==> run a <==
## accel_display
module accel_display(
	input 		          		clk,         
	input 		          		reset_n,
	input 		     [1:0]		SW,
	input 		          		data_update,
	input 		     [15:0]		data_x,
	input 		     [15:0]		data_y,
	output		     [7:0]		HEX0,
	output		     [7:0]		HEX1,
	output		     [7:0]		HEX2,
	output		     [7:0]		HEX3,
	output		reg  [3:0]		VGA_B,
	output		reg  [3:0]		VGA_G,
	output		reg          	VGA_HS,
	output		reg  [3:0]		VGA_R,
	output		reg          	VGA_VS
);
Settings: LEC_CHECK=0, ABC_AREA=0, CAP_MARGIN=20, CELL_PAD_IN_SITES_GLOBAL_PLACEMENT=3, CORE_MARGIN=2, CORE_UTILIZATION=33, CTS_CLUSTER_DIAMETER=263, GPL_ROUTABILITY_DRIVEN=1, HOLD_SLACK_MARGIN=-0.06, MIN_ROUTING_LAYER=met2, SETUP_SLACK_MARGIN=1.95, SLEW_MARGIN=20, TNS_END_PERCENT=5; clock period 20.0 ns.
run.sh (not shown) runs the stock make flow with config.mk's settings and CLKGATE_MAP_FILE=.
==> run b: changes against run a <==
ABC_AREA = default   (was 0)
CAP_MARGIN = 5   (was 20)
CELL_PAD_IN_SITES_GLOBAL_PLACEMENT = default   (was 3)
CORE_UTILIZATION = 72   (was 33)
CTS_CLUSTER_DIAMETER = default   (was 263)
GPL_ROUTABILITY_DRIVEN = default   (was 1)
HOLD_SLACK_MARGIN = default   (was -0.06)
MIN_ROUTING_LAYER = default   (was met2)
SETUP_SLACK_MARGIN = default   (was 1.95)
TNS_END_PERCENT = default   (was 5)
==> flow/constraint.sdc (replaced) <==
create_clock -name core_clock -period 13.9 [get_ports {clk}]
set_input_delay 2.7800 -clock core_clock [delete_from_list [all_inputs] [get_ports {clk}]]
set_output_delay 2.7800 -clock core_clock [all_outputs]
set_load 0.01 [all_outputs]
==> run c: changes against run a <==
ABC_AREA = 1   (was 0)
CELL_PAD_IN_SITES_GLOBAL_PLACEMENT = default   (was 3)
CORE_UTILIZATION = 70   (was 33)
CTS_CLUSTER_DIAMETER = default   (was 263)
CTS_CLUSTER_SIZE = 40   (was default)
GPL_ROUTABILITY_DRIVEN = default   (was 1)
HOLD_SLACK_MARGIN = default   (was -0.06)
MIN_ROUTING_LAYER = default   (was met2)
PLACE_DENSITY_LB_ADDON = 0.09   (was default)
SETUP_SLACK_MARGIN = 2.64   (was 1.95)
TNS_END_PERCENT = default   (was 5)
==> flow/constraint.sdc (replaced) <==
create_clock -name core_clock -period 9.04 [get_ports {clk}]
set_input_delay 1.8080 -clock core_clock [delete_from_list [all_inputs] [get_ports {clk}]]
set_output_delay 1.8080 -clock core_clock [all_outputs]
set_load 0.01 [all_outputs]
==> summary of the runs <==
- Against run b, the setup slack of run a is higher by 3.0 ns.
- Run a produced a clean layout. Run c stopped in global routing. Run b completed with no timing, DRC or antenna violations.
- Utilization: run b is higher than run a (42 points).
- In run a the final cell count is larger than in run b, by about 18%.
- In run b the via count is smaller than in run a, by 25%.
- Against run b, the clock power of run a is smaller by about 20%.
- The first-iteration DRC count of run a is 2.6 times that of run b.
- Worst hold slack: run b is better than run a (0.0017 ns).
- Of run b and run a, run b has the higher combinational power (gap about 40%, measured against run a).
- Between run a and run b, the lower register-to-register slack is in run b (gap 5.6 ns).


==> job 4570: inputs <==
accel_display again, from the RTL that the note above started with.
make LEC_CHECK=0 ABC_AREA=1 CAP_MARGIN=5 CORE_MARGIN=2 CORE_UTILIZATION=71 CTS_CLUSTER_DIAMETER=238 CTS_CLUSTER_SIZE=15 HOLD_SLACK_MARGIN=0.29 PLACE_DENSITY=0.6 SETUP_SLACK_MARGIN=-0.74 SLEW_MARGIN=20 finish   # period 9.28 ns
==> inputs of job 7291, as changes to job 4570 <==
==> flow/config.mk (replaced) <==
export PLATFORM = sky130hd
export DESIGN_NAME = accel_display
export DESIGN_NICKNAME = accel_display
export VERILOG_FILES = /design/flow/design.v
export SDC_FILE = /design/flow/constraint.sdc
export NUM_CORES = 4
export LEC_CHECK = 0
export CAP_MARGIN = 20
export CORE_MARGIN = 2
export CORE_UTILIZATION = 40
export PLACE_DENSITY = 0.6
export SLEW_MARGIN = 20
==> flow/constraint.sdc (replaced) <==
create_clock -name core_clock -period 11.1 [get_ports {clk}]
set_input_delay 2.2200 -clock core_clock [delete_from_list [all_inputs] [get_ports {clk}]]
set_output_delay 2.2200 -clock core_clock [all_outputs]
set_load 0.01 [all_outputs]
==> inputs of job 1874, as changes to job 4570 <==
==> flow/config.mk (replaced) <==
export PLATFORM = sky130hd
export DESIGN_NAME = accel_display
export DESIGN_NICKNAME = accel_display
export VERILOG_FILES = /design/flow/design.v
export SDC_FILE = /design/flow/constraint.sdc
export NUM_CORES = 4
export LEC_CHECK = 0
export CAP_MARGIN = 20
export CORE_MARGIN = 2
export CORE_UTILIZATION = 35
export PLACE_DENSITY = 0.6
export SLEW_MARGIN = 20
==> flow/constraint.sdc (replaced) <==
create_clock -name core_clock -period 24.7 [get_ports {clk}]
set_input_delay 4.9400 -clock core_clock [delete_from_list [all_inputs] [get_ports {clk}]]
set_output_delay 4.9400 -clock core_clock [all_outputs]
set_load 0.01 [all_outputs]
==> changes_impl.md <==
### Physical design

- Worst slew margin: 27.4%
- Layout area overhead: 20.0%
- Worst clock skew: 0.0221 ns
- Combinational gate area: 0.0229 sq mm
- Hold slack: 0.328 ns
- Tmin final: 11.01 ns
- Die X: 298 microns
- Clk pwr: 2.01 mW
- Status: no timing/DRC/antenna violations
- Vias: 24255
[end of results for job 7291]
==> changes_impl.md <==
### Physical design

- Status: finished with violations
- Blocking Checks: setup timing
- Hold slack: 0.333 ns
- Clk pwr: 1.63 mW
- Final setup margin: -1.17 ns
- Number of setup violations in the final report: 30
[end of results for job 4570]
==> changes_impl.md <==
### Physical design

- Status: no timing/DRC/antenna violations
- Layout area overhead: 11.7%
- Clk pwr: 984 uW
- Worst slew margin: 26.2%
- Combinational gate area: 0.0216 sq mm
- Hold slack: 0.327 ns
- Vias: 23288
- Die X: 318 microns
[end of results for job 1874]
Power is estimated from default activity; no workload was simulated.
